--- flow/design.v ---
module flope #(
    parameter int Width = 1
)(
    input logic clk,
    input logic en,
    input logic[Width-1:0] d,
    output logic[Width-1:0] q
);
    always_ff @(posedge clk) begin
        if (en)
            q <= d; 
    end
endmodule
module floper #(
    parameter int Width = 1,
    parameter logic[Width-1:0] ResetValue = 0
)(
    input logic clk,
    input logic reset,
    input logic en,
    input logic[Width-1:0] d,
    output logic[Width-1:0] q
);
    always_ff @(posedge clk or posedge reset) begin
        if (reset)
            q <= ResetValue;
        else if (en)
            q <= d; 
    end
endmodule
module flopr #(
    parameter int Width = 1,
    parameter logic[Width-1:0] ResetValue = 0
)(
    input logic clk,
    input logic reset,
    input logic[Width-1:0] d,
    output logic[Width-1:0] q
);
    always_ff @(posedge clk or posedge reset) begin
        if (reset)
            q <= ResetValue;
        else
            q <= d; 
    end
endmodule
module mux2 #(
    parameter int Width = 1
)(
    input logic[Width-1:0] a0,
    input logic[Width-1:0] a1,
    input logic sel,
    output logic[Width-1:0] y
);
    assign y = sel ? a1 : a0;
endmodule
module mux4 #(
    parameter int Width = 1
)(
    input logic[Width-1:0] a0,
    input logic[Width-1:0] a1,
    input logic[Width-1:0] a2,
    input logic[Width-1:0] a3,
    input logic[1:0] sel,
    output logic[Width-1:0] y
);
    always_comb
        case (sel)
            2'h0: y = a0;
            2'h1: y = a1;
            2'h2: y = a2;
            2'h3: y = a3;
        endcase
endmodule
module controller(
    input logic[6:0] opcode,
    input logic[2:0] funct3,
    input logic funct75,
    output logic[1:0] rs_valid,
    output logic rd_valid,
    output logic[2:0] imm_sel,
    output logic[1:0] src_sel,
    output logic[3:0] alsu_func,
    output logic[1:0] exec_sel,
    output logic jump_d,
    output logic[2:0] flow_ctrl,
    output logic mem_write,
    output logic mem_read,
    output logic[2:0] mem_size,
    output logic system
);
    logic is_shift;
    logic[17:0] controls;
    assign is_shift = funct3[1:0] == 2'b01;
    assign mem_write = (opcode == 7'b01_000_11);
    assign mem_read = (opcode == 7'b00_000_11);
    assign mem_size = funct3;
    assign {rs_valid, rd_valid, imm_sel, src_sel, alsu_func, exec_sel, jump_d, flow_ctrl} = controls;
    always_comb begin
        system = 0;
        case (opcode)
            7'b00_100_11:
                if (is_shift) controls = {3'b01_1,  3'b000, 2'b10, {funct75, funct3},  2'b00, 4'b0000  };
                else          controls = {3'b01_1,  3'b000, 2'b10, {1'b0, funct3},   2'b00, 4'b0000  };
            7'b01_100_11:       controls = {3'b11_1, 3'b000, 2'b00, {funct75, funct3},  2'b00, 4'b0000  };
            7'b01_101_11:      controls = {3'b00_1,   3'b010, 2'b00,  4'b0000,    2'b01,  4'b0000  };
            7'b00_101_11:    controls = {3'b00_1,   3'b010, 2'b11, 4'b0000,  2'b00, 4'b0000  };
            7'b00_000_11:     controls = {3'b01_1,  3'b000, 2'b10, 4'b0000,  2'b00, 4'b0000  };
            7'b01_000_11:    controls = {3'b11_0,  3'b001, 2'b10, 4'b0000,  2'b00, 4'b0000  };
            7'b11_011_11:      controls = {3'b00_1,   3'b100, 2'b00,  4'b0000,    2'b10,  4'b1000 };
            7'b11_001_11:     controls = {3'b01_1,  3'b000, 2'b10, 4'b0000,  2'b10,  4'b0100 };
            7'b11_000_11:
                case (funct3)
                    3'b000:     controls = {3'b11_0,  3'b101, 2'b00, 4'b1000,  2'b00,    4'b0010 };
                    3'b001:     controls = {3'b11_0,  3'b101, 2'b00, 4'b1000,  2'b00,    4'b0011};
                    3'b100:     controls = {3'b11_0,  3'b101, 2'b00, 4'b0010,  2'b00,    4'b0011};
                    3'b101:     controls = {3'b11_0,  3'b101, 2'b00, 4'b0010,  2'b00,    4'b0010 };
                    3'b110:    controls = {3'b11_0,  3'b101, 2'b00, 4'b0011, 2'b00,    4'b0011};
                    3'b111:    controls = {3'b11_0,  3'b101, 2'b00, 4'b0011, 2'b00,    4'b0010 };
                    default:  controls = {3'b00_0,   3'b000, 2'b00,  4'b0000,    2'b00,    4'b0000  };
                endcase
            7'b00_011_11:     controls = {3'b00_0,   3'b000, 2'b00,  4'b0000,    2'b00,    4'b0000  };
            7'b11_100_11: begin
                system = 1;   controls = {3'b00_0,   3'b000, 2'b00,  4'b0000,    2'b00,    4'b0000  };
            end
            default: begin
                system = 1;   controls = {3'b00_0,   3'b000, 2'b00,  4'b0000,    2'b00,    4'b0000  };
            end
        endcase
    end
endmodule
module decode_stage(
    input logic clk,
    input logic halted,
    input logic[31:0] instr_d,
    input logic[31:0] pc_d,
    output logic[2:0] mem_size_d,
    output logic mem_write_d,
    output logic mem_read_d,
    output logic rd_valid_d,
    output logic[1:0] exec_sel_d,
    output logic[2:0] flow_ctrl_d,
    output logic[3:0] alsu_func_d,
    output logic[1:0] src_sel_d,
    output logic[3:0] fwd_sel_d,
    output logic[4:0] rd_d,
    output logic[31:0] reg_a_d,
    output logic[31:0] reg_b_d,
    output logic[31:0] imm_d,
    output logic[31:0] pc_imm_d,
    output logic jump_d,
    input logic[4:0] rd_w,
    input logic rd_valid_w,
    input logic[31:0] reg_d_w,
    input logic[4:0] rd_e,
    input logic rd_valid_e,
    input logic[4:0] rd_m,
    input logic rd_valid_m,
    input logic mem_read_e,
    output logic stall,
    input logic flush,
    output logic system
);
    logic[4:0] rs1;
    logic[4:0] rs2;
    logic[2:0] imm_sel;
    logic[1:0] rs_valid;
    logic mem_write_pre;
    logic mem_read_pre;
    logic rd_valid_pre;
    logic[2:0] flow_ctrl_pre;
    decomposer decomposer(instr_d, rd_d, rs1, rs2);
    reg_file reg_file(
        .clk(clk),
        .a1(rs1),
        .rd1(reg_a_d),
        .a2(rs2),
        .rd2(reg_b_d),
        .a3(rd_w),
        .wd3(reg_d_w),
        .we3(~halted & rd_valid_w)
    );
    imm_dec imm_dec(instr_d, imm_sel, imm_d);
    pc_imm_adder pc_imm_adder(pc_d, imm_d, pc_imm_d);
    logic system_pre;
    controller controller(
        .opcode(instr_d[6:0]),
        .funct3(instr_d[14:12]),
        .funct75(instr_d[30]),
        .rs_valid(rs_valid),
        .rd_valid(rd_valid_pre),
        .imm_sel(imm_sel),
        .src_sel(src_sel_d),
        .alsu_func(alsu_func_d),
        .exec_sel(exec_sel_d),
        .jump_d(jump_d),
        .flow_ctrl(flow_ctrl_pre),
        .mem_write(mem_write_pre),
        .mem_read(mem_read_pre),
        .mem_size(mem_size_d),
        .system(system_pre)
    );
    hazard_unit hazard_unit(
        .rs1(rs1),
        .rs2(rs2),
        .rs_valid(rs_valid),
        .rd_e(rd_e),
        .rd_valid_e(rd_valid_e),
        .rd_m(rd_m),
        .rd_valid_m(rd_valid_m),
        .mem_read_e(mem_read_e),
        .fwd_sel(fwd_sel_d),
        .stall(stall)
    );
    assign system = system_pre & ~flush;
    mux2 #(6) nop_mask(
        {mem_read_pre, mem_write_pre, rd_valid_pre, flow_ctrl_pre},
        6'd0,
        stall | flush,
        {mem_read_d, mem_write_d, rd_valid_d, flow_ctrl_d}
    );
endmodule
module decomposer(
    input logic[31:0] instr,
    output logic[4:0] rd,
    output logic[4:0] rs1,
    output logic[4:0] rs2
);
    assign rd = instr[11:7];
    assign rs1 = instr[19:15];
    assign rs2 = instr[24:20];
endmodule
module hazard_unit(
    input logic[4:0] rs1,
    input logic[4:0] rs2,
    input logic[1:0] rs_valid,
    input logic[4:0] rd_e,
    input logic rd_valid_e,
    input logic[4:0] rd_m,
    input logic rd_valid_m,
    input logic mem_read_e,
    output logic[3:0] fwd_sel,
    output logic stall
);
    always_comb begin
        fwd_sel = 4'b0000;
        stall = 1'b0;
        if (rd_valid_e & rd_e != 5'd0) begin
            fwd_sel[0] = rs_valid[0] & (rs1 == rd_e);
            fwd_sel[1] = rs_valid[1] & (rs2 == rd_e);
            stall = mem_read_e & (fwd_sel[0] | fwd_sel[1]);
        end
        if (rd_valid_m & rd_m != 5'd0) begin
            fwd_sel[2] = rs_valid[0] & (rs1 == rd_m);
            fwd_sel[3] = rs_valid[1] & (rs2 == rd_m);
        end
    end
endmodule
module imm_dec(
    input logic[31:0] instr,
    input logic[2:0] imm_sel,
    output logic[31:0] imm
);
    logic sign;
    assign sign = instr[31];
    always_comb
        case (imm_sel)
            3'b000: imm = { {20{sign}}, instr[31:20] };                                  
            3'b001: imm = { {20{sign}}, instr[31:25], instr[11:7] };                     
            3'b010: imm = { instr[31:12], 12'h0 };                                       
            3'b100: imm = { {12{sign}}, instr[19:12], instr[20], instr[30:21], 1'b0 };   
            3'b101: imm = { {20{sign}}, instr[7], instr[30:25], instr[11:8], 1'b0 };     
            default: imm = 32'h0;
        endcase
endmodule
module pc_imm_adder(
    input logic[31:0] pc,
    input logic[31:0] imm,
    output logic[31:0] pc_imm
);
    assign pc_imm = pc + imm;
endmodule
module reg_file(
    input logic clk,
    input logic[4:0] a1,
    output logic[31:0] rd1,
    input logic[4:0] a2,
    output logic[31:0] rd2,
    input logic[4:0] a3,
    input logic[31:0] wd3,
    input logic we3
);
    logic[31:0] regs[32];
    always_ff @(posedge clk) begin
        if (we3 && a3 != 5'h0)
            regs[a3] <= wd3;
    end
    assign rd1 = (a1 == 5'h0) ? 32'h0 : ((we3 && a1 == a3) ? wd3 : regs[a1]);
    assign rd2 = (a2 == 5'h0) ? 32'h0 : ((we3 && a2 == a3) ? wd3 : regs[a2]);
endmodule
module alsu(
    input logic[31:0] a,
    input logic[31:0] b,
    input logic[3:0] f,
    output logic[31:0] s,
    output logic zero
);
    logic sub_en;
    logic[31:0] bb, sum, xor_res, or_res, and_res, shift_res;
    logic an, bn, sn, slt;
    assign sub_en = f[3] | f[1];
    assign bb = {32{sub_en}} ^ b;
    assign sum = a + bb + sub_en;
    assign xor_res = a ^ b;
    assign or_res = a | b;
    assign and_res = a & b;
    assign an = a[31];
    assign bn = b[31];
    assign sn = sum[31];
    always_comb
        case ({an, bn})
            2'b00: slt = sn;
            2'b01: slt = f[0];
            2'b10: slt = ~f[0];
            2'b11: slt = sn;
        endcase
    shifter shifter(a, b[4:0], f[3:2], shift_res);    
    always_comb
        case (f[2:0])
            3'b000: s = sum;
            3'b001: s = shift_res;
            3'b010: s = {31'h0, slt};
            3'b011: s = {31'h0, slt};
            3'b100: s = xor_res;
            3'b101: s = shift_res;
            3'b110: s = or_res;
            3'b111: s = and_res;
        endcase
    assign zero = ~|s;
endmodule
module execute_stage(
    input logic[1:0] exec_sel_e,
    input logic[2:0] flow_ctrl_e,
    input logic[3:0] alsu_func_e,
    input logic[1:0] src_sel_e,
    input logic[3:0] fwd_sel_e,
    input logic[31:0] reg_a_e,
    input logic[31:0] reg_b_e,
    input logic[31:0] imm_e,
    input logic[31:0] pc_e,
    input logic[31:0] pc4_e,
    output logic[31:0] exec_res_e,
    output logic[31:0] fwd_b_e,
    output logic[1:0] pc_sel_e,
    output logic[31:0] alsu_res_e,
    input logic[31:0] exec_res_m,
    input logic[31:0] reg_d_w,
    output logic flush
);
    logic[31:0] fwd_a;
    logic[31:0] fwd_b;
    logic[31:0] src_a;
    logic[31:0] src_b;
    logic zero;
    fwd_mux fwd_mux(reg_a_e, reg_b_e, exec_res_m, reg_d_w, fwd_sel_e, fwd_a, fwd_b);
    src_mux src_mux(fwd_a, fwd_b, pc_e, imm_e, src_sel_e, src_a, src_b);
    assign fwd_b_e = fwd_b;
    alsu alsu(src_a, src_b, alsu_func_e, alsu_res_e, zero);
    flow_control flow_control(zero, flow_ctrl_e, pc_sel_e, flush);
    mux4 #(32) exec_mux(alsu_res_e, imm_e, pc4_e, pc4_e, exec_sel_e, exec_res_e);
endmodule
module flow_control(
    input logic zero,
    input logic[2:0] flow_ctrl,
    output logic[1:0] pc_sel_e,
    output logic flush
);
    logic branch_cond, branch_taken;
    assign branch_cond = zero ^ flow_ctrl[0];
    assign branch_taken = branch_cond & flow_ctrl[1];
    assign pc_sel_e = {flow_ctrl[2], branch_taken};
    assign flush = branch_taken | flow_ctrl[2];
endmodule
module fwd_mux(
    input logic[31:0] reg_a,
    input logic[31:0] reg_b,
    input logic[31:0] exec_res_m,
    input logic[31:0] reg_d_w,
    input logic[3:0] fwd_sel,
    output logic[31:0] fwd_a,
    output logic[31:0] fwd_b
);
    assign fwd_a = fwd_sel[0] ? exec_res_m : (fwd_sel[2] ? reg_d_w : reg_a);
    assign fwd_b = fwd_sel[1] ? exec_res_m : (fwd_sel[3] ? reg_d_w : reg_b);
endmodule
module shifter (
    input logic[31:0] a,
    input logic[4:0] shamt,
    input logic[1:0] f,
    output logic[31:0] y
);
    logic[63:0] bc;
    logic[4:0] k;
    logic[47:0] d4;
    logic[39:0] d3;
    logic[35:0] d2;
    logic[33:0] d1;
    logic[32:0] d0;
    always_comb
        case (f)
            2'b00: bc = {a, 32'h0};
            2'b01: bc = {32'h0, a};
            2'b10: bc = {a, 32'h0};
            2'b11: bc = {{32{a[31]}}, a};
        endcase
    assign k = {5{~f[0]}} ^ shamt;
    assign d4 = k[4] ? bc[63:16] : bc[47:0];
    assign d3 = k[3] ? d4[47:8] : d4[39:0];
    assign d2 = k[2] ? d3[39:4] : d3[35:0];
    assign d1 = k[1] ? d2[35:2] : d2[33:0];
    assign d0 = k[0] ? d1[33:1] : d1[32:0];
    assign y = f[0] ? d0[31:0] : d0[32:1];
endmodule
module src_mux(
    input logic[31:0] fwd_a,
    input logic[31:0] fwd_b,
    input logic[31:0] pc,
    input logic[31:0] imm,
    input logic[1:0] src_sel,
    output logic[31:0] src_a,
    output logic[31:0] src_b
);
    assign src_a = src_sel[0] ? pc : fwd_a;
    assign src_b = src_sel[1] ? imm : fwd_b;
endmodule
module fetch_stage #(
    parameter logic[31:0] BootVector = 32'h0000_0000
)(
    input logic clk,
    input logic reset,
    input logic halted,
    output logic[31:0] i_addr,
    input logic[31:0] i_data,
    output logic[31:0] instr_f,
    output logic[31:0] pc_f,
    output logic[31:0] pc4_f,
    input logic[31:0] pc_imm_d,
    input logic[31:0] pc_imm_e,
    input logic[31:0] alsu_res_e,
    input logic jump_d,
    input logic[1:0] pc_sel_e,
    input logic stall,
    input logic flush,
    output logic misaligned_pc
);
    logic[31:0] pc1;
    logic[31:0] pc2;
    logic[31:0] pc3;
    floper #(32, BootVector) pc_reg(clk, reset, ~halted & ~stall, pc1, pc_f);
    pc4_adder pc4_adder(pc_f, pc4_f);
    mux2 #(32) pc_mux_d(pc4_f, pc_imm_d, jump_d, pc3);
    mux4 #(32) pc_mux_e(pc3, pc_imm_e, alsu_res_e, alsu_res_e, pc_sel_e, pc2);
    pc_mask pc_mask(pc2, pc1, misaligned_pc);
    assign i_addr = pc_f;
    mux2 #(32) instr_mux(i_data, 32'b000000000000_00000_000_00000_0010011, flush | jump_d, instr_f);
endmodule
module pc4_adder(
    input logic[31:0] pc,
    output logic[31:0] pc4
);
    assign pc4 = pc + 4;
endmodule
module pc_mask(
    input logic[31:0] pc2,
    output logic[31:0] pc1,
    output logic misaligned_pc
);
    assign pc1 = {pc2[31:2], 2'b0};
    assign misaligned_pc = pc2[1];
endmodule
module halt_ctrl(
    input logic clk,
    input logic reset,
    input logic system,
    input logic misaligned_pc,
    input logic misaligned_addr,
    input logic unhalt,
    output logic halted
);
    logic halt_set;
    always_ff @(posedge clk or posedge reset) begin
        if (reset)
            halted <= 0;
        else begin
            if (unhalt)
                halted <= 0;
            else if (halt_set)
                halted <= 1;
        end
    end
    assign halt_set = system | misaligned_pc | misaligned_addr;
endmodule
module addr_dec(
    input logic[31:0] addr,
    output logic[1:0] byte_offset,
    output logic[31:0] word_addr
);
    assign byte_offset = addr[1:0];
    assign word_addr = {addr[31:2], 2'b00};
endmodule
module dmem_ctrl(
    input logic[31:0] a,
    input logic[31:0] wd,
    output logic[31:0] rd,
    input logic mem_write,
    input logic[2:0] mem_size,
    output logic[31:0] d_addr,
    output logic[31:0] d_wdata,
    output logic[3:0] d_wstrb,
    input logic[31:0] d_rdata,
    output logic misaligned_addr
);
    logic[1:0] byte_offset;
    logic[3:0] lanes;
    addr_dec addr_dec(a, byte_offset, d_addr);
    lane_dec lane_dec(byte_offset, mem_size, lanes);
    write_shifter write_shifter(wd, lanes, d_wdata);
    read_shifter read_shifter(d_rdata, lanes, mem_size[2], rd);
    assign d_wstrb = lanes & {4{mem_write}};
    assign misaligned_addr = (lanes == 4'h0);
endmodule
module lane_dec(
    input logic[1:0] byte_offset,
    input logic[2:0] mem_size,
    output logic[3:0] lanes
);
    always_comb begin
        case (mem_size[1:0])
            2'b00:
                case (byte_offset)
                    2'h0: lanes = 4'b0001;
                    2'h1: lanes = 4'b0010;
                    2'h2: lanes = 4'b0100;
                    2'h3: lanes = 4'b1000;
                endcase
            2'b01:
                case (byte_offset)
                    2'h0: lanes = 4'b0011;
                    2'h2: lanes = 4'b1100;
                    default: lanes = 4'b0000;
                endcase
            2'b10:
                lanes = (byte_offset == 2'h0) ? 4'b1111 : 4'b0000;
            default: lanes = 4'b0000;
        endcase
    end
endmodule
module memory_stage(
    input logic halted,
    output logic[31:0] d_addr,
    output logic[31:0] d_wdata,
    output logic[3:0] d_wstrb,
    input logic[31:0] d_rdata,
    input logic[2:0] mem_size_m,
    input logic mem_write_m,
    input logic mem_read_m,
    input logic[31:0] exec_res_m,
    input logic[31:0] fwd_b_m,
    output logic[31:0] reg_d_m,
    output logic misaligned_addr
);
    logic[31:0] mem_res;
    logic mem_op_m;
    logic misaligned_addr_pre;
    dmem_ctrl dmem_ctrl(
        .a(exec_res_m),
        .wd(fwd_b_m),
        .rd(mem_res),
        .mem_write(~halted & mem_write_m),
        .mem_size(mem_size_m),
        .d_addr(d_addr),
        .d_wdata(d_wdata),
        .d_wstrb(d_wstrb),
        .d_rdata(d_rdata),
        .misaligned_addr(misaligned_addr_pre)
    );
    mux2 #(32) mem_mux(exec_res_m, mem_res, mem_read_m, reg_d_m);
    assign mem_op_m = mem_read_m | mem_write_m;
    assign misaligned_addr = misaligned_addr_pre & mem_op_m;
endmodule
module read_shifter(
    input logic[31:0] rdata,
    input logic[3:0] lanes,
    input logic zeroext,
    output logic[31:0] rd
);
    always_comb
        case (lanes)
            4'b0001: rd = zeroext ? {24'h0, rdata[7:0]}   : {{24{rdata[7]}},  rdata[7:0]};
            4'b0010: rd = zeroext ? {24'h0, rdata[15:8]}  : {{24{rdata[15]}}, rdata[15:8]};
            4'b0100: rd = zeroext ? {24'h0, rdata[23:16]} : {{24{rdata[23]}}, rdata[23:16]};
            4'b1000: rd = zeroext ? {24'h0, rdata[31:24]} : {{24{rdata[31]}}, rdata[31:24]};
            4'b0011: rd = zeroext ? {16'h0, rdata[15:0]}  : {{16{rdata[15]}}, rdata[15:0]};
            4'b1100: rd = zeroext ? {16'h0, rdata[31:16]} : {{16{rdata[31]}}, rdata[31:16]};
            4'b1111: rd = rdata;
            default: rd = 32'h0;
        endcase
endmodule
module write_shifter(
    input logic[31:0] wd,
    input logic[3:0] lanes,
    output logic[31:0] wdata
);
    always_comb
        casez (lanes)
            4'b??10: wdata = { wd[31:16], wd[7:0], wd[7:0] };
            4'b?100: wdata = { wd[15:0], wd[15:0] };
            4'b1000: wdata = { wd[7:0], wd[23:0] };
            default: wdata = wd;
        endcase
endmodule
module de_reg(
    input logic clk,
    input logic reset,
    input logic halted,
    input logic[2:0] mem_size_d,
    input logic mem_write_d,
    input logic mem_read_d,
    input logic rd_valid_d,
    input logic[1:0] exec_sel_d,
    input logic[2:0] flow_ctrl_d,
    input logic[3:0] alsu_func_d,
    input logic[1:0] src_sel_d,
    input logic[3:0] fwd_sel_d,
    input logic[4:0] rd_d,
    input logic[31:0] reg_a_d,
    input logic[31:0] reg_b_d,
    input logic[31:0] imm_d,
    input logic[31:0] pc_imm_d,
    input logic[31:0] pc_d,
    input logic[31:0] pc4_d,
    output logic[2:0] mem_size_e,
    output logic mem_write_e,
    output logic mem_read_e,
    output logic rd_valid_e,
    output logic[1:0] exec_sel_e,
    output logic[2:0] flow_ctrl_e,
    output logic[3:0] alsu_func_e,
    output logic[1:0] src_sel_e,
    output logic[3:0] fwd_sel_e,
    output logic[4:0] rd_e,
    output logic[31:0] reg_a_e,
    output logic[31:0] reg_b_e,
    output logic[31:0] imm_e,
    output logic[31:0] pc_imm_e,
    output logic[31:0] pc_e,
    output logic[31:0] pc4_e
);
    floper #(6) floper(
        clk, reset, ~halted,
        {mem_read_d, mem_write_d, rd_valid_d, flow_ctrl_d},
        {mem_read_e, mem_write_e, rd_valid_e, flow_ctrl_e}
    );
    flope #(212) flope(
        clk, ~halted,
        {mem_size_d, exec_sel_d, alsu_func_d, src_sel_d, fwd_sel_d, rd_d, reg_a_d, reg_b_d, imm_d, pc_imm_d, pc_d, pc4_d},
        {mem_size_e, exec_sel_e, alsu_func_e, src_sel_e, fwd_sel_e, rd_e, reg_a_e, reg_b_e, imm_e, pc_imm_e, pc_e, pc4_e}
    );
endmodule
module em_reg(
    input logic clk,
    input logic reset,
    input logic halted,
    input logic[2:0] mem_size_e,
    input logic mem_write_e,
    input logic mem_read_e,
    input logic rd_valid_e,
    input logic[4:0] rd_e,
    input logic[31:0] exec_res_e,
    input logic[31:0] fwd_b_e,
    output logic[2:0] mem_size_m,
    output logic mem_write_m,
    output logic mem_read_m,
    output logic rd_valid_m,
    output logic[4:0] rd_m,
    output logic[31:0] exec_res_m,
    output logic[31:0] fwd_b_m
);
    floper #(3) floper(
        clk, reset, ~halted,
        {mem_read_e, mem_write_e, rd_valid_e},
        {mem_read_m, mem_write_m, rd_valid_m}
    );
    flope #(72) flope(
        clk, ~halted,
        {mem_size_e, rd_e, exec_res_e, fwd_b_e},
        {mem_size_m, rd_m, exec_res_m, fwd_b_m}
    );
endmodule
module fd_reg(
    input logic clk,
    input logic reset,
    input logic halted,
    input logic stall,
    input logic[31:0] instr_f,
    input logic[31:0] pc_f,
    input logic[31:0] pc4_f,
    output logic[31:0] instr_d,
    output logic[31:0] pc_d,
    output logic[31:0] pc4_d
);
    floper #(32,32'b000000000000_00000_000_00000_0010011) floper(
        clk, reset, ~halted & ~stall,
        instr_f,
        instr_d
    );
    flope #(64) flope(
        clk, ~halted & ~stall,
        {pc_f, pc4_f},
        {pc_d, pc4_d}
    );
endmodule
module mw_reg(
    input logic clk,
    input logic reset,
    input logic halted,
    input logic rd_valid_m,
    input logic[4:0] rd_m,
    input logic[31:0] reg_d_m,
    output logic rd_valid_w,
    output logic[4:0] rd_w,
    output logic[31:0] reg_d_w
);
    floper #(1) floper(
        clk, reset, ~halted,
        rd_valid_m,
        rd_valid_w
    );
    flope #(37) flope(
        clk, ~halted,
        {rd_m, reg_d_m},
        {rd_w, reg_d_w}
    );
endmodule
module riscv #(
    parameter logic[31:0] BootVector = 32'h0000_0000
)(
    input logic clk,
    input logic reset,
    output logic halted,
    input logic unhalt,
    output logic[31:0] i_addr,
    input logic[31:0] i_data,
    output logic[31:0] d_addr,
    output logic[31:0] d_wdata,
    output logic[3:0] d_wstrb,
    input logic[31:0] d_rdata
);
    logic[31:0] instr_f;
    logic[31:0] pc_f;
    logic[31:0] pc4_f;
    logic[31:0] instr_d;
    logic[31:0] pc_d;
    logic[31:0] pc4_d;
    logic[2:0] mem_size_d;
    logic mem_write_d;
    logic mem_read_d;
    logic rd_valid_d;
    logic[1:0] exec_sel_d;
    logic[2:0] flow_ctrl_d;
    logic[3:0] alsu_func_d;
    logic[1:0] src_sel_d;
    logic[3:0] fwd_sel_d;
    logic[4:0] rd_d;
    logic[31:0] reg_a_d;
    logic[31:0] reg_b_d;
    logic[31:0] imm_d;
    logic[31:0] pc_imm_d;
    logic jump_d;
    logic[2:0] mem_size_e;
    logic mem_write_e;
    logic mem_read_e;
    logic rd_valid_e;
    logic[1:0] exec_sel_e;
    logic[2:0] flow_ctrl_e;
    logic[3:0] alsu_func_e;
    logic[1:0] src_sel_e;
    logic[3:0] fwd_sel_e;
    logic[4:0] rd_e;
    logic[31:0] reg_a_e;
    logic[31:0] reg_b_e;
    logic[31:0] imm_e;
    logic[31:0] pc_imm_e;
    logic[31:0] pc_e;
    logic[31:0] pc4_e;
    logic[31:0] exec_res_e;
    logic[31:0] fwd_b_e;
    logic[1:0] pc_sel_e;
    logic[31:0] alsu_res_e;
    logic[2:0] mem_size_m;
    logic mem_write_m;
    logic mem_read_m;
    logic rd_valid_m;
    logic[4:0] rd_m;
    logic[31:0] exec_res_m;
    logic[31:0] fwd_b_m;
    logic[31:0] reg_d_m;
    logic rd_valid_w;
    logic[4:0] rd_w;
    logic[31:0] reg_d_w;
    logic stall;
    logic flush;
    logic system;
    logic misaligned_pc;
    logic misaligned_addr;
    fetch_stage fetch(.*);
    fd_reg fd_reg(.*);
    decode_stage decode(.*);
    de_reg de_reg(.*);
    execute_stage execute(.*);
    em_reg em_reg(.*);
    memory_stage memory(.*);
    mw_reg mw_reg(.*);
    halt_ctrl halt_ctrl(.*);
endmodule
--- flow/run.sh ---
#!/bin/bash
# the make line also repeats each setting of config.mk as NAME=value (left out here)
make -C /OpenROAD-flow-scripts/flow DESIGN_CONFIG=/design/flow/config.mk WORK_HOME=/design/flow/orfs CLKGATE_MAP_FILE= finish
--- flow/config.mk ---
export PLATFORM = sky130hd
export DESIGN_NAME = riscv
export DESIGN_NICKNAME = riscv
export VERILOG_FILES = /design/flow/design.v
export SDC_FILE = /design/flow/constraint.sdc
export NUM_CORES = 4
export LEC_CHECK = 0
export CAP_MARGIN = 5
export CELL_PAD_IN_SITES_DETAIL_PLACEMENT = 0
export CELL_PAD_IN_SITES_GLOBAL_PLACEMENT = 0
export CORE_ASPECT_RATIO = 0.87
export CORE_MARGIN = 2
export CORE_UTILIZATION = 72
export CTS_CLUSTER_DIAMETER = 355
export CTS_CLUSTER_SIZE = 51
export GPL_ROUTABILITY_DRIVEN = 0
export GPL_TIMING_DRIVEN = 1
export MIN_ROUTING_LAYER = met1
export PLACE_DENSITY_LB_ADDON = 0.0
export SETUP_SLACK_MARGIN = -0.15
export SLEW_MARGIN = 25
export TNS_END_PERCENT = 80
--- flow/constraint.sdc ---
create_clock -name core_clock -period 3.16 [get_ports {clk}]
set_input_delay 0.6320 -clock core_clock [delete_from_list [all_inputs] [get_ports {clk}]]
set_output_delay 0.6320 -clock core_clock [all_outputs]
set_load 0.01 [all_outputs]
==> results of run 1 <==
-- per-layer routing --
| layer | overflow | global-route usage |
|---|---|---|
| met1 | 0 | 0.748 |
| met2 | 5 | 0.853 |
| met3 | 1 | 0.518 |
| met4 | 1 | 0.590 |
| met5 | 1 | 0.333 |
-- stage by stage --
| step | std cells | hold WS, ns | total power, uW |
|---|---|---|---|
| 2_1_floorplan | 5303 | 0.400 | 36400 |
| 3_3_place_gp | 7521 | 0.401 | 46800 |
| 3_5_place_dp | 7526 | 0.405 | 47800 |
| 4_1_cts | 7649 | 0.339 | 56400 |
-- repair_timing --
item	CTS
resized	323
cloned	5
setup endpoints to repair	275
pin swaps	113
hold buffers	0
setup buffers	87
==> reports/metrics.cfg, run 1 <==
[status]
run_status = did not finish
outcome.stop_stage = global routing
stop_error = [ERROR GRT-0232] Routing congestion too high. Check the congestion heatmap in the GUI.

[placement]
io_buffers = 163
post_dp_cell_area_um2 = 89400
pre_cts_ws_ns = -3.12
post-dp-hpwl_mm = 223

[logic_synthesis]
synth-async-reset-ratio = 0.0496
yosysWarningCount = 20
yosys.area_share.simple = 0.0610
common_cells = edfxtp_1, mux4_2, nor2_1
yosys_area_um2 = 78200
post_synth_main_logic_family = multiplexers
yosys.area_share.xor_xnor = 0.0162
yosys.area.top_type_share = 0.537
enable_flop_cells = 1399
synth_top_cell_by_count = edfxtp_1
synthDominantAreaCellType = edfxtp_1
synth-adder-area-share = 0.0207
synthesis.area_um2 = 78200
synth_flop_count = 1472
synth_cell_types = 111
post_synth_mux_area_share = 0.217
post_synth_ao_oa_area_fraction = 0.0900
synth_top_flop_cell = edfxtp_1
synthTopCellsByArea = edfxtp_1, mux4_2, dfrtp_1
postSynthCellCount = 5268
synth.avg_cell_area_um2 = 14.9
postSynthSeqShare = 0.560
synth-cells-yosys = 5268

[clocking]
cts_inserted_buffers = 34
cts.path.max_buffers = 3
cts.sinks = 1472
clock_tree.root_cell = clkbuf_16
htreeDepth = 2

[die]
chipHeight_um = 311
floorplan.initialDensity = 0.728
core.rowCount = 112
fp.dieW_um = 357
core-area_um2 = 107000
num_io_pins = 168
design.die.area_um2 = 111000

[global_route]
grt.overflow.total = 8
gr-usage-all-layers = 0.693

==> run 2: changes to the inputs <==
Settings changed: CAP_MARGIN 5 to 10, CELL_PAD_IN_SITES_DETAIL_PLACEMENT 0 to unset, CELL_PAD_IN_SITES_GLOBAL_PLACEMENT 0 to unset, CORE_ASPECT_RATIO 0.87 to unset, CTS_CLUSTER_DIAMETER 355 to 53, CTS_CLUSTER_SIZE 51 to 41, GPL_ROUTABILITY_DRIVEN 0 to unset, GPL_TIMING_DRIVEN 1 to unset, MIN_ROUTING_LAYER met1 to unset, PLACE_DENSITY_LB_ADDON 0.0 to unset, SETUP_SLACK_MARGIN -0.15 to 1.67, SLEW_MARGIN 25 to 20, TNS_END_PERCENT 80 to unset.
Clock period 3.16 ns to 6.72 ns, I/O delays scaled along.
==> reports/metrics.cfg, run 2 <==
[status]
run_status = did not finish
outcome.stop_stage = global routing
stop_error = [ERROR GRT-0116] Global routing finished with congestion. Check the congestion regions in the DRC Viewer.

[die]
floorplan.initialDensity = 0.729  ; +0.000882
design.die.area_um2 = 111000  ; about the same
fp.dieW_um = 334  ; -6.7%
core.rowCount = 120  ; +7.1%
core-area_um2 = 107000  ; -0.12%
chipHeight_um = 334  ; +7.1%
num_io_pins = 168  ; unchanged

[logic_synthesis]
postSynthSeqShare = 0.560  ; unchanged
yosysWarningCount = 20  ; unchanged
synthDominantAreaCellType = edfxtp_1
enable_flop_cells = 1399  ; unchanged
synth_top_flop_cell = edfxtp_1
synth_top_cell_by_count = edfxtp_1
post_synth_mux_area_share = 0.217  ; unchanged
synth-cells-yosys = 5268  ; unchanged
common_cells = edfxtp_1, mux4_2, nor2_1
synthTopCellsByArea = edfxtp_1, mux4_2, dfrtp_1
synth-adder-area-share = 0.0207  ; unchanged
yosys_area_um2 = 78200  ; unchanged
postSynthCellCount = 5268  ; unchanged
synthesis.area_um2 = 78200  ; unchanged
synth-async-reset-ratio = 0.0496  ; unchanged
yosys.area_share.xor_xnor = 0.0162  ; unchanged
yosys.area.top_type_share = 0.537  ; unchanged
post_synth_main_logic_family = multiplexers
synth.avg_cell_area_um2 = 14.9  ; unchanged
post_synth_ao_oa_area_fraction = 0.0900  ; unchanged
synth_cell_types = 111  ; unchanged
synth_flop_count = 1472  ; unchanged
yosys.area_share.simple = 0.0610  ; unchanged

[placement]
post-dp-hpwl_mm = 254  ; +14%
io_buffers = 163  ; unchanged
gp_congestion = 1.13
pre_cts_ws_ns = -0.516  ; +2.61 ns
place_inst = 6829  ; -9.3%

[clocking]
post_cts_hold_buffer_count = 0  ; unchanged
cts.sinks = 1472  ; unchanged
cts.path.max_buffers = 3  ; unchanged
cts_inserted_buffers = 114  ; +240%
htreeDepth = 3  ; +1
clock_tree.root_cell = clkbuf_16

[global_route]
grt.overflow.total = 4535
gr-usage-all-layers = 0.864

## run 2: per-layer routing
| layer | global-route usage | GRT overflow |
|---|---|---|
| met1 | 0.859 | 295 |
| met2 | 1.05 | 2817 |
| met3 | 0.697 | 334 |
| met4 | 0.835 | 1063 |
| met5 | 0.483 | 26 |
## run 2: metrics by stage
stage / hold WS, ns / instance area (um2) / power [uW]
2_1_floorplan: 0.400 / 78500 / 17100
3_3_place_gp: 0.400 / 83400 / 20900
3_5_place_dp: 0.405 / 83400 / 21500
4_1_cts: 0.424 / 89300 / 29800
## run 2: timing repair
action	4_1_cts
setup buffers	90
cloned	4
resized	214
pin swaps	82
endpoints found under the setup margin	113
==> run 3: changes to the inputs <==
Settings changed: CORE_UTILIZATION 72 to 70, CTS_CLUSTER_DIAMETER 53 to 28, CTS_CLUSTER_SIZE 41 to 36.
==> reports/metrics.cfg, run 3 <==
[status]
run_status = did not finish
outcome.stop_stage = global routing
stop_error = [ERROR GRT-0116] Global routing finished with congestion. Check the congestion regions in the DRC Viewer.

[logic_synthesis]
yosysWarningCount = 20  ; unchanged
yosys.area_share.simple = 0.0610  ; unchanged
synth.avg_cell_area_um2 = 14.9  ; unchanged
synth_cell_types = 111  ; unchanged
synth_top_flop_cell = edfxtp_1
common_cells = edfxtp_1, mux4_2, nor2_1
postSynthCellCount = 5268  ; unchanged
synth-adder-area-share = 0.0207  ; unchanged
synthDominantAreaCellType = edfxtp_1
enable_flop_cells = 1399  ; unchanged
yosys.area_share.xor_xnor = 0.0162  ; unchanged
synth-cells-yosys = 5268  ; unchanged
post_synth_mux_area_share = 0.217  ; unchanged
post_synth_ao_oa_area_fraction = 0.0900  ; unchanged
synth_flop_count = 1472  ; unchanged
synthTopCellsByArea = edfxtp_1, mux4_2, dfrtp_1
post_synth_main_logic_family = multiplexers
synthesis.area_um2 = 78200  ; unchanged
synth-async-reset-ratio = 0.0496  ; unchanged
synth_top_cell_by_count = edfxtp_1
postSynthSeqShare = 0.560  ; unchanged
yosys.area.top_type_share = 0.537  ; unchanged
yosys_area_um2 = 78200  ; unchanged

[clocking]
cts.sinks = 1472  ; unchanged
cts.path.max_buffers = 4  ; +1
htreeDepth = 5  ; +2
post_cts_hold_buffer_count = 0  ; unchanged
cts_inserted_buffers = 303  ; +170%
clock_tree.root_cell = clkbuf_16

[placement]
io_buffers = 163  ; unchanged
post-dp-hpwl_mm = 231  ; -8.8%
post_dp_cell_area_um2 = 83000  ; -0.54%
gp_congestion = 1.08  ; -3.8%

[global_route]
grt.overflow.total = 8043
gr-usage-all-layers = 0.935

[die]
chipHeight_um = 338  ; +1.4%
floorplan.initialDensity = 0.706  ; -0.0228
core-area_um2 = 111000  ; +3.2%
fp.dieW_um = 338  ; +1.4%
num_io_pins = 168  ; unchanged
core.rowCount = 122  ; +1.7%
design.die.area_um2 = 114000  ; +2.8%

==> run 3: routing by layer <==
metal  overflow  GRT usage
met3        503      0.760
met4       1893      0.961
met5         68      0.543
met1        522      0.889
met2       5057       1.14
==> run 3: through the flow <==
stage | cells | setup slack (ns)
after detailed placement | 6831 | -0.0868
after global placement | 6824 | 0.202
after floorplan | 5303 | 1.06
after CTS | 7454 | 0.635
==> run 3: repair_timing <==
item / 4_1_cts
setup buffers: 88
pin swaps: 74
resized: 275
endpoints found under the setup margin: 126
cloned: 5
hold endpoints to repair: 0
==> run 4: changes to the inputs <==
Settings changed: CAP_MARGIN 10 to 25, CELL_PAD_IN_SITES_DETAIL_PLACEMENT set to 0, CELL_PAD_IN_SITES_GLOBAL_PLACEMENT set to 0, CORE_UTILIZATION 70 to 67, CTS_CLUSTER_DIAMETER 28 to 60, CTS_CLUSTER_SIZE 36 to 82, GPL_ROUTABILITY_DRIVEN set to 0, GPL_TIMING_DRIVEN set to 1, MIN_ROUTING_LAYER set to met1, PLACE_DENSITY_LB_ADDON set to 0.0, SETUP_SLACK_MARGIN 1.67 to 0.6, SLEW_MARGIN 20 to 25, TNS_END_PERCENT set to 80.
Clock period 6.72 ns to 4.35 ns, I/O delays scaled along.
==> reports/metrics.cfg, run 4 <==
[status]
run_status = finished with violations
check.faults = setup timing

[cells_and_area]
finish.net_count = 6301
stdcell_count = 7727
syn2layout_area_growth_pct = 19.6
fillerInstances = 6077

[die]
chipHeight_um = 346  ; +2.2%
core.rowCount = 125  ; +2.5%
design.die.area_um2 = 120000  ; +4.4%
core-area_um2 = 116000  ; +4.7%
fp.dieW_um = 346  ; +2.2%
num_io_pins = 168  ; unchanged
floorplan.initialDensity = 0.674  ; -0.0318

[sta]
totalNegativeSetupSlack_ns = -105.87
worst_slew_pin_slew_ns = 1.09
rsz0062_at_grt = yes
min_period_over_period = 1.35
fmaxAchievable_ghz = 0.171
fin_ws_ns = -1.51
finalHoldViolations = 0
slew_violations = 0
finalClockSkew_ns = 0.0714
final-setup-viol-count = 96
slew_headroom = 0.275
layout_min_cycle_time_ns = 5.86

[logic_synthesis]
synth-adder-area-share = 0.0207  ; unchanged
synthDominantAreaCellType = edfxtp_1
post_synth_mux_area_share = 0.217  ; unchanged
yosysWarningCount = 20  ; unchanged
post_synth_main_logic_family = multiplexers
synth.avg_cell_area_um2 = 14.9  ; unchanged
yosys.area.top_type_share = 0.537  ; unchanged
synth_cell_types = 111  ; unchanged
yosys_area_um2 = 78200  ; unchanged
postSynthSeqShare = 0.560  ; unchanged
enable_flop_cells = 1399  ; unchanged
synth-async-reset-ratio = 0.0496  ; unchanged
yosys.area_share.simple = 0.0610  ; unchanged
post_synth_ao_oa_area_fraction = 0.0900  ; unchanged
common_cells = edfxtp_1, mux4_2, nor2_1
synth_top_flop_cell = edfxtp_1
postSynthCellCount = 5268  ; unchanged
synth-cells-yosys = 5268  ; unchanged
yosys.area_share.xor_xnor = 0.0162  ; unchanged
synth_flop_count = 1472  ; unchanged
synthesis.area_um2 = 78200  ; unchanged
synth_top_cell_by_count = edfxtp_1
synthTopCellsByArea = edfxtp_1, mux4_2, dfrtp_1

[setup_path]
path_common_cell = buf_4
worstRegToRegCells = 28
reg2reg_setup_slack_ns = -1.51
start_kind = flop
cp.buffers_inverters = 8
worst_path_dominant_cell_family = AND-OR/OR-AND gates
worstPathArrival_ns = 6.51
critical-path-max-stage-delay_ns = 0.41
critical_path.startpoint = de_reg.flope.q[200]
path_depth = 28
crit_end = fd_reg.floper.q[30]
cp_max_fo = 11
setup.worst_path.end_class = flop
timing.rr.end = fd_reg.floper.q[30]
required_time_of_the_critical_path_ns = 5.00
timing.critical_path.slowest_stage_cell = edfxtp_1
crit-reg2reg-launch = de_reg.flope.q[200]
timing.setup.critical_path_class = reg2reg

[detailed_routing]
vias_per_cell = 7.73
ant_nets = 0
detail_route.wl_per_cell_um = 38.5
drt_first_iter_violations = 11900
drt-total-wl_mm = 297
detailedRoute.firstPassIterationCount = 8
drt_drc_violations_left = 0
detailroute.via_count = 59700

[power_and_ir_drop]
comb-power_uw = 17700
top_power_group = registers
seq_power_uw = 17900
cellPowerDensity_nw_per_um2 = 504
p_sw_frac = 0.363
cellLeakagePower_uw = 0.0332
cellInternalPower_uw = 30000
pwr.group.clock_uw = 11400
seq_power_share = 0.381
peakVddDrop_v = 0.000486
total_switching_power_uw = 17100
pwr-share-comb = 0.377
power_frac_clock = 0.243

[worst_hold_path]
min_path_type = reg2reg
hold-path-endpoint = de_reg.flope.q[10]
number_of_cells_traversed_by_the_worst_hold_path = 0
min-delay-start = fd_reg.flope.q[10]

[flow_run]
warning_count = 79
timing.max_cap.violations = 0

[placement]
io_buffers = 163  ; unchanged
place_inst = 7500  ; +9.8%
post-dp-hpwl_mm = 191  ; -18%

[global_route]
grt_pass1_vias = 58900
number_of_antenna_violations_at_the_first_check_in_global_routing = 7
grt.overflow.total = 0
gr-usage-all-layers = 0.494
grt_first_pass_wirelength_mm = 418
grt_max_degree = 150

[clocking]
clock_pin_slew_reported_for_the_worst_setup_and_hold_paths_after_clock_tree_synthesis_ns = 0.11
clk_latency_ns = 0.78
cts_inserted_buffers = 105  ; -65%
clock_tree.root_cell = clkbuf_16
cts.path.max_buffers = 3  ; -1
cts_tree = done
cts.sinks = 1472  ; unchanged
htreeDepth = 3  ; -2

==> run 4: area by class of cell <==
| class | count | area (um2) | share of cell area |
|---|---|---|---|
| Antenna cell | 5 | 12.5 | 0.000134 |
| Clock buffer | 111 | 2680 | 0.0287 |
| Clock inverter | 88 | 1390 | 0.0148 |
| Inverter | 139 | 557 | 0.00595 |
| Multi-Input combinational cell | 3235 | 33300 | 0.356 |
| Sequential cell | 1472 | 43900 | 0.469 |
| Tap cell | 1524 | 1910 | 0.0204 |
| Timing Repair Buffer | 1153 | 9850 | 0.105 |
==> run 4: what timing repair did <==
action / in CTS / in global routing
buffers inserted: 9 / 9
gates cloned: 1 / 1
pin swaps: 27 / 30
endpoints found under the setup margin: 242 / 255
hold buffers: 0 / 0
resized: 156 / 121
==> run 4: through the flow <==
| step | utilization | cell area (um2) | setup WS (ns) | total power, uW | hold WS [ns] |
|---|---|---|---|---|---|
| 4_1_cts | 0.801 | 92900 | -1.24 | 45700 | 0.408 |
| 6_report | 0.806 | 93500 | -1.51 | 47100 | 0.411 |
| 5_1_grt | 0.806 | 93500 | -1.67 | 48100 | 0.408 |
| 3_5_place_dp | 0.759 | 88100 | -1.49 | 34100 | 0.405 |
| 2_1_floorplan | - | 78600 | -1.31 | 26500 | 0.400 |
| 3_3_place_gp | 0.759 | 88100 | -1.34 | 33800 | 0.401 |
==> run 4: per-layer routing <==
metal / GRT usage / up-vias / part of all wire
li1: - / 22800 / -
met1: 0.639 / 29000 / 0.31
met2: 0.713 / 6324 / 0.43
met3: 0.184 / 1583 / 0.17
met4: 0.309 / 14 / 0.086
met5: 0.00320 / - / 0.00033
==> run 5: changes to the inputs <==
Settings changed: CAP_MARGIN 25 to 35, CELL_PAD_IN_SITES_DETAIL_PLACEMENT 0 to 2, CORE_MARGIN 2 to 3, CORE_UTILIZATION 67 to 26, GPL_TIMING_DRIVEN 1 to 0, HOLD_SLACK_MARGIN set to 0.05, MAX_ROUTING_LAYER set to met4, PLACE_DENSITY set to 0.44, PLACE_DENSITY_LB_ADDON 0.0 to unset, SETUP_SLACK_MARGIN 0.6 to 1.34, SLEW_MARGIN 25 to 0, TNS_END_PERCENT 80 to 15.
Clock period 4.35 ns to 7.0 ns, I/O delays scaled along.
==> reports/metrics.cfg, run 5 <==
[logic_synthesis]
postSynthSeqShare = 0.560  ; unchanged
synth.avg_cell_area_um2 = 14.9  ; unchanged
synth_flop_count = 1472  ; unchanged
yosys.area_share.xor_xnor = 0.0162  ; unchanged
yosys_area_um2 = 78200  ; unchanged
post_synth_ao_oa_area_fraction = 0.0900  ; unchanged
yosysWarningCount = 20  ; unchanged
yosys.area.top_type_share = 0.537  ; unchanged
synth_cell_types = 111  ; unchanged
synthDominantAreaCellType = edfxtp_1
post_synth_mux_area_share = 0.217  ; unchanged
synth_top_cell_by_count = edfxtp_1
synthesis.area_um2 = 78200  ; unchanged
synth_top_flop_cell = edfxtp_1
yosys.area_share.simple = 0.0610  ; unchanged
post_synth_main_logic_family = multiplexers
synth-cells-yosys = 5268  ; unchanged
postSynthCellCount = 5268  ; unchanged
synth-adder-area-share = 0.0207  ; unchanged
synthTopCellsByArea = edfxtp_1, mux4_2, dfrtp_1
common_cells = edfxtp_1, mux4_2, nor2_1
synth-async-reset-ratio = 0.0496  ; unchanged
enable_flop_cells = 1399  ; unchanged

[global_route]
grt_pass1_vias = 60500  ; +2.7%
grt_first_pass_wirelength_mm = 514  ; +23%
grt.overflow.total = 0  ; unchanged
number_of_antenna_violations_at_the_first_check_in_global_routing = 32  ; +25
grt_max_degree = 167  ; +11%
gr-usage-all-layers = 0.245  ; -0.248

[setup_path]
cp_max_fo = 10  ; -1
required_time_of_the_critical_path_ns = 7.71  ; +2.71 ns
worst_path_dominant_cell_family = AND-OR/OR-AND gates
critical-path-max-stage-delay_ns = 0.76  ; +0.35 ns
cp.buffers_inverters = 5  ; -3
crit_chain = buf_2 > a21boi_0 > a32oi_2 > nor2_4 > buf_2 > a211oi_1 > o21ai_0 > a21boi_0 > a31oi_1 > a21oi_1 > o31ai_2 > nor4b_4 > nand4_1 > nor4_4 > buf_6 > mux2i_4 > nor3_4 > buf_6 > buf_6 > mux2_2 > o221ai_2
crit_end = fetch.pc_reg.q[25]
timing.rr.end = fetch.pc_reg.q[25]
path_common_cell = buf_6
path_depth = 21  ; -25%
worstRegToRegCells = 21  ; -25%
setup.worst_path.end_class = flop
start_kind = flop
worstPathArrival_ns = 7.33  ; +0.82 ns
critical_path.startpoint = de_reg.flope.q[205]
crit-reg2reg-launch = de_reg.flope.q[205]
timing.setup.critical_path_class = reg2reg
reg2reg_setup_slack_ns = 0.39  ; +1.90 ns
timing.critical_path.slowest_stage_cell = o21ai_0

[die]
design.die.area_um2 = 308000  ; +160%
core.rowCount = 200  ; +60%
fp.dieW_um = 555  ; +60%
chipHeight_um = 555  ; +60%
core-area_um2 = 298000  ; +160%
num_io_pins = 168  ; unchanged
floorplan.initialDensity = 0.262  ; -0.412

[worst_hold_path]
min_path_type = reg2reg
number_of_cells_traversed_by_the_worst_hold_path = 0  ; unchanged
min-delay-start = fd_reg.flope.q[5]
hold-path-endpoint = de_reg.flope.q[5]

[sta]
finalHoldViolations = 0  ; unchanged
worst_slew_pin_slew_ns = 1.14  ; +0.0540 ns
rsz0062_at_grt = yes
final-setup-viol-count = 0  ; -100%
worst_hold_slack_ns = 0.423  ; +0.0115 ns
min_period_over_period = 0.945  ; -0.402
fmaxAchievable_ghz = 0.151  ; -11%
slew_violations = 0  ; unchanged
slew_headroom = 0.239  ; -0.0360
finalClockSkew_ns = 0.0894  ; +0.0181 ns
layout_min_cycle_time_ns = 6.61  ; +0.755 ns

[clocking]
cts.path.max_buffers = 4  ; +1
htreeDepth = 4  ; +1
cts.sinks = 1472  ; unchanged
clk_latency_ns = 0.86  ; +0.08 ns
clock_pin_slew_reported_for_the_worst_setup_and_hold_paths_after_clock_tree_synthesis_ns = 0.07  ; -0.04 ns
cts_inserted_buffers = 138  ; +31%
clock_tree.root_cell = clkbuf_16
cts_tree = done
post_cts_hold_buffer_count = 0  ; unchanged

[power_and_ir_drop]
comb-power_uw = 11200  ; -37%
seq_power_uw = 11400  ; -36%
cellInternalPower_uw = 19000  ; -37%
total_switching_power_uw = 11600  ; -32%
pwr-share-comb = 0.365  ; -0.012
top_power_group = registers
pwr.group.clock_uw = 8030  ; -30%
peakVddDrop_v = 0.000189  ; -61%
p_sw_frac = 0.378  ; +0.0147
cellPowerDensity_nw_per_um2 = 315  ; -37%
power_frac_clock = 0.262  ; +0.019
cellLeakagePower_uw = 0.0324  ; -2.4%
total_power_uw = 30600  ; -35%
seq_power_share = 0.372  ; -0.009

[placement]
io_buffers = 163  ; unchanged
place_inst = 9642  ; +29%
post-dp-hpwl_mm = 286  ; +50%

[cells_and_area]
fillerInstances = 30500  ; +400%
stdcell_count = 10000  ; +30%
syn2layout_area_growth_pct = 24.1
finish.net_count = 6179  ; -1.9%

[detailed_routing]
vias_per_cell = 5.75  ; -26%
detailedRoute.firstPassIterationCount = 6  ; -2
detailroute.via_count = 57700  ; -3.3%
drt-total-wl_mm = 378  ; +27%
ant_nets = 0  ; unchanged
drt_drc_violations_left = 0  ; unchanged
detail_route.wl_per_cell_um = 37.6  ; -2.2%
drt_first_iter_violations = 7318  ; -39%

[status]
run_status = finished clean

[flow_run]
timing.max_cap.violations = 0  ; unchanged
warning_count = 69  ; -13%

[run 5: layout make-up]
type | count | area (um2) | area share
clock inverters | 84 | 938 | 0.00966
well taps | 3939 | 4930 | 0.0508
flip-flops and latches | 1472 | 43800 | 0.452
multi-input cells | 3235 | 33700 | 0.347
diodes | 18 | 45.0 | 0.000464
plain buffers | 457 | 2520 | 0.0259
repair buffers | 541 | 7000 | 0.0721
inverters | 139 | 558 | 0.00575
clock buffers | 152 | 3590 | 0.0370
[run 5: metal layers]
metal	vias up	routed length, um	part of all wire	GRT usage
met5	-	0	0	-
met3	1012	30300	0.080	0.0561
li1	22600	-	-	-
met4	0	23700	0.063	0.122
met2	3024	178000	0.47	0.390
met1	31100	146000	0.39	0.293
[run 5: metrics by stage]
stage / cell area (um2) / utilization / worst slack [ns] / setup TNS (ns)
CTS: 96200 / 0.322 / 0.667 / 0
detailed placement: 89400 / 0.300 / -1.68 / -100.29
global placement: 85000 / 0.285 / -2.02 / -1331.01
global route: 97100 / 0.325 / 0.338 / 0
finish: 97100 / 0.326 / 0.386 / 0
floorplan: 78500 / - / 1.34 / 0
[run 5: what timing repair did]
action | 4_1_cts | 5_1_grt
gates cloned | 4 | 2
pin swaps | 56 | 34
buffers inserted | 94 | 35
resized | 327 | 101
setup endpoints to repair | 111 | 81
==> run 6: changes to the inputs <==
Settings changed: CAP_MARGIN 35 to 20, CELL_PAD_IN_SITES_DETAIL_PLACEMENT 2 to unset, CELL_PAD_IN_SITES_GLOBAL_PLACEMENT 0 to unset, CORE_MARGIN 3 to 2, CORE_UTILIZATION 26 to 40, CTS_CLUSTER_DIAMETER 60 to 182, CTS_CLUSTER_SIZE 82 to unset, GPL_ROUTABILITY_DRIVEN 0 to unset, GPL_TIMING_DRIVEN 0 to unset, HOLD_SLACK_MARGIN 0.05 to unset, MAX_ROUTING_LAYER met4 to unset, MIN_ROUTING_LAYER met1 to unset, PLACE_DENSITY 0.44 to unset, SETUP_SLACK_MARGIN 1.34 to 2.78, SLEW_MARGIN 0 to 40, TNS_END_PERCENT 15 to unset.
Clock period 7.0 ns to 10.0 ns, I/O delays scaled along.
==> reports/metrics.cfg, run 6 <==
[status]
run_status = finished clean

[sta]
finalHoldViolations = 0  ; unchanged
slew_headroom = 0.319  ; +0.0798
layout_min_cycle_time_ns = 7.14  ; +0.530 ns
totalNegativeSetupSlack_ns = 0  ; unchanged
fmaxAchievable_ghz = 0.140  ; -7.4%
finalClockSkew_ns = 0.0327  ; -0.0568 ns
min_period_over_period = 0.714  ; -0.230
worst_slew_pin_slew_ns = 1.02  ; -0.120 ns
final-setup-viol-count = 0  ; unchanged
rsz0062_at_grt = no
slew_violations = 0  ; unchanged

[detailed_routing]
wl_met1_mm = 111  ; -24%
detailroute.via_count = 52700  ; -8.8%
drt_first_iter_violations = 7231  ; -1.2%
detailedRoute.firstPassIterationCount = 9  ; +3
ant_nets = 0  ; unchanged
detail_route.wl_per_cell_um = 36.5  ; -3.0%
drt-total-wl_mm = 294  ; -22%
wl_met2_mm = 135  ; -24%
top_layer = met4
drt_drc_violations_left = 0  ; unchanged
vias_per_cell = 6.54  ; +14%
met3RoutedLength_mm = 27.2  ; -10%

[logic_synthesis]
synthDominantAreaCellType = edfxtp_1
synth_cell_types = 111  ; unchanged
enable_flop_cells = 1399  ; unchanged
synth.avg_cell_area_um2 = 14.9  ; unchanged
yosys.area_share.xor_xnor = 0.0162  ; unchanged
synth_top_cell_by_count = edfxtp_1
yosys.area_share.simple = 0.0610  ; unchanged
post_synth_main_logic_family = multiplexers
post_synth_mux_area_share = 0.217  ; unchanged
yosys.area.top_type_share = 0.537  ; unchanged
synth-adder-area-share = 0.0207  ; unchanged
synth-async-reset-ratio = 0.0496  ; unchanged
postSynthCellCount = 5268  ; unchanged
yosysWarningCount = 20  ; unchanged
postSynthSeqShare = 0.560  ; unchanged
synth_top_flop_cell = edfxtp_1
synth_flop_count = 1472  ; unchanged
common_cells = edfxtp_1, mux4_2, nor2_1
synthesis.area_um2 = 78200  ; unchanged
post_synth_ao_oa_area_fraction = 0.0900  ; unchanged
yosys_area_um2 = 78200  ; unchanged
synthTopCellsByArea = edfxtp_1, mux4_2, dfrtp_1
synth-cells-yosys = 5268  ; unchanged

[die]
core.rowCount = 162  ; -19%
chipHeight_um = 446  ; -20%
floorplan.initialDensity = 0.402  ; +0.140
design.die.area_um2 = 199000  ; -35%
core-area_um2 = 195000  ; -35%
num_io_pins = 168  ; unchanged
fp.dieW_um = 446  ; -20%

[power_and_ir_drop]
cellPowerDensity_nw_per_um2 = 224  ; -29%
seq_power_share = 0.403  ; +0.031
seq_power_uw = 7990  ; -30%
cellLeakagePower_uw = 0.0295  ; -8.9%
cellInternalPower_uw = 13000  ; -32%
power_frac_clock = 0.291  ; +0.029
total_switching_power_uw = 6880  ; -41%
pwr-share-comb = 0.306  ; -0.059
pwr.group.clock_uw = 5780  ; -28%
top_power_group = registers
p_sw_frac = 0.347  ; -0.0316
peakVddDrop_v = 0.000143  ; -24%
comb-power_uw = 6070  ; -46%

[setup_path]
crit_end = de_reg.floper.q[0]
critical_path.startpoint = de_reg.flope.q[200]
start_kind = flop
cp.buffers_inverters = 4  ; -1
worstPathArrival_ns = 7.86  ; +0.53 ns
worstRegToRegCells = 26  ; +24%
setup.worst_path.end_class = flop
crit-reg2reg-launch = de_reg.flope.q[200]
timing.setup.critical_path_class = reg2reg
critical-path-max-stage-delay_ns = 0.55  ; -0.21 ns
path_common_cell = a21oi_1
cp_max_fo = 18  ; +8
timing.rr.end = de_reg.floper.q[0]
timing.critical_path.slowest_stage_cell = a21oi_1
reg2reg_setup_slack_ns = 2.86  ; +2.47 ns
required_time_of_the_critical_path_ns = 10.71  ; +3.00 ns
path_depth = 26  ; +24%
worst_path_dominant_cell_family = AND-OR/OR-AND gates

[worst_hold_path]
min-delay-start = fd_reg.flope.q[12]
number_of_cells_traversed_by_the_worst_hold_path = 0  ; unchanged
hold-path-endpoint = de_reg.flope.q[12]
min_path_type = reg2reg

[global_route]
grt_first_pass_wirelength_mm = 407  ; -21%
grt_max_degree = 124  ; -26%
grt.overflow.total = 0  ; unchanged
grt_pass1_vias = 51500  ; -15%
number_of_antenna_violations_at_the_first_check_in_global_routing = 10  ; -69%
gr-usage-all-layers = 0.292  ; +0.0469

[cells_and_area]
final_cell_area_um2 = 88700  ; -8.7%
syn2layout_area_growth_pct = 13.3
fin_util = 0.456  ; +0.130
stdcell_count = 8049  ; -20%
finish.net_count = 5575  ; -9.8%

[clocking]
htreeDepth = 4  ; unchanged
cts.sinks = 1472  ; unchanged
clock_tree.root_cell = clkbuf_16
clock_pin_slew_reported_for_the_worst_setup_and_hold_paths_after_clock_tree_synthesis_ns = 0.07  ; about the same
cts.path.max_buffers = 3  ; -1
cts_inserted_buffers = 156  ; +13%
clk_latency_ns = 0.82  ; -0.04 ns
cts_tree = done
post_cts_hold_buffer_count = 0  ; unchanged

[placement]
place_inst = 7747  ; -20%
gp_congestion = 0.992
io_buffers = 163  ; unchanged
post-dp-hpwl_mm = 197  ; -31%
post_dp_cell_area_um2 = 83300  ; -6.9%

[flow_run]
warning_count = 65  ; -5.8%
timing.max_cap.violations = 0  ; unchanged

-- run 6: layer usage --
metal | vias to the layer above | global-route usage
met5 | - | 0
met4 | 0 | 0.177
met3 | 676 | 0.0504
met2 | 3334 | 0.453
met1 | 27300 | 0.386
li1 | 21400 | -
-- run 6: cell type report --
cell class	instances	area, um2
Antenna cell	8	20.0
Clock buffer	202	4160
Clock inverter	75	876
Fill cell	16900	106000
Inverter	139	544
Multi-Input combinational cell	3237	32500
Sequential cell	1472	43900
Tap cell	2542	3180
Timing Repair Buffer	374	3510
-- run 6: through the flow --
step	hold WS (ns)	total power, uW	worst slack (ns)
floorplan	0.400	11500	3.98
global placement	0.402	13900	2.16
detailed placement	0.405	14000	2.13
CTS	0.411	19700	2.80
global route	0.423	20400	2.79
finish	0.412	19800	2.86
-- run 6: repair_timing --
item,4_1_cts,5_1_grt
gates resized,12,18
gates cloned,2,0
setup buffers,7,4
pin swaps,3,3
endpoints found under the setup margin,63,46
==> run 7: changes to the inputs <==
Settings changed: ABC_AREA set to 1, CELL_PAD_IN_SITES_GLOBAL_PLACEMENT set to 2, CORE_ASPECT_RATIO set to 1.84, CORE_MARGIN 2 to 9, CTS_CLUSTER_DIAMETER 182 to unset, CTS_CLUSTER_SIZE set to 17, GPL_ROUTABILITY_DRIVEN set to 0, GPL_TIMING_DRIVEN set to 0, PLACE_DENSITY_LB_ADDON set to 0.18, SETUP_SLACK_MARGIN 2.78 to 2.21, SLEW_MARGIN 40 to 20.
==> reports/metrics.cfg, run 7 <==
[logic_synthesis]
post_synth_ao_oa_area_fraction = 0.202  ; +0.112
synth-cells-yosys = 8815  ; +67%
postSynthSeqShare = 0.549  ; -0.0109
postSynthCellCount = 8815  ; +67%
synth-adder-area-share = 0.0203  ; -0.000401
yosys.area.top_type_share = 0.527  ; -0.0104
enable_flop_cells = 1399  ; unchanged
synth_flop_count = 1472  ; unchanged
synthesis.area_um2 = 79800  ; +2.0%
yosysWarningCount = 20  ; unchanged
synth_top_cell_by_count = o21ai_0
synth_cell_types = 65  ; -41%
post_synth_main_logic_family = AND-OR/OR-AND gates
synth-async-reset-ratio = 0.0496  ; unchanged
common_cells = o21ai_0, edfxtp_1, nand2_1
post_synth_mux_area_share = 0  ; -0.217
synth_top_flop_cell = edfxtp_1
synthDominantAreaCellType = edfxtp_1
yosys.area_share.xor_xnor = 0.0135  ; -0.00271
yosys_area_um2 = 79800  ; +2.0%
synth.avg_cell_area_um2 = 9.05  ; -39%
synthTopCellsByArea = edfxtp_1, o21ai_0, nand2_1
yosys.area_share.simple = 0.144  ; +0.0830

[clocking]
post_cts_hold_buffer_count = 0  ; unchanged
cts.path.max_buffers = 4  ; +1
htreeDepth = 4  ; unchanged
cts.sinks = 1472  ; unchanged
cts.repair_timing.setup_buffer_count = 0  ; -7
post_cts_resized = 0  ; -12
clock_tree.root_cell = clkbuf_16
cts_inserted_buffers = 152  ; -2.6%

[global_route]
gr-usage-all-layers = 0.562
grt.overflow.total = 4

[die]
core.rowCount = 222  ; +37%
core-area_um2 = 199000  ; +2.1%
chipHeight_um = 624  ; +40%
design.die.area_um2 = 217000  ; +8.8%
floorplan.initialDensity = 0.402  ; about the same
fp.dieW_um = 347  ; -22%
num_io_pins = 168  ; unchanged

[placement]
pre_cts_ws_ns = 2.71  ; +0.585 ns
io_buffers = 163  ; unchanged
post-dp-hpwl_mm = 424  ; +110%
place_inst = 11800  ; +52%

[status]
outcome.stop_stage = global routing
stop_error = [ERROR GRT-0116] Global routing finished with congestion. Check the congestion regions in the DRC Viewer.
run_status = did not finish

## run 7: through the flow
| stage | util | power, uW | hold WS [ns] | instance area (um2) |
|---|---|---|---|---|
| 2_1_floorplan | - | 12900 | 0.400 | 79900 |
| 3_3_place_gp | 0.427 | 18500 | 0.404 | 84800 |
| 3_5_place_dp | 0.449 | 18800 | 0.405 | 89200 |
| 4_1_cts | 0.473 | 24500 | 0.420 | 93900 |
## run 7: per-layer routing
layer,overflow,global-route usage
met1,0,0.529
met2,2,0.791
met3,0,0.337
met4,2,0.609
met5,0,0.101
Power is estimated from default activity; no workload was simulated.
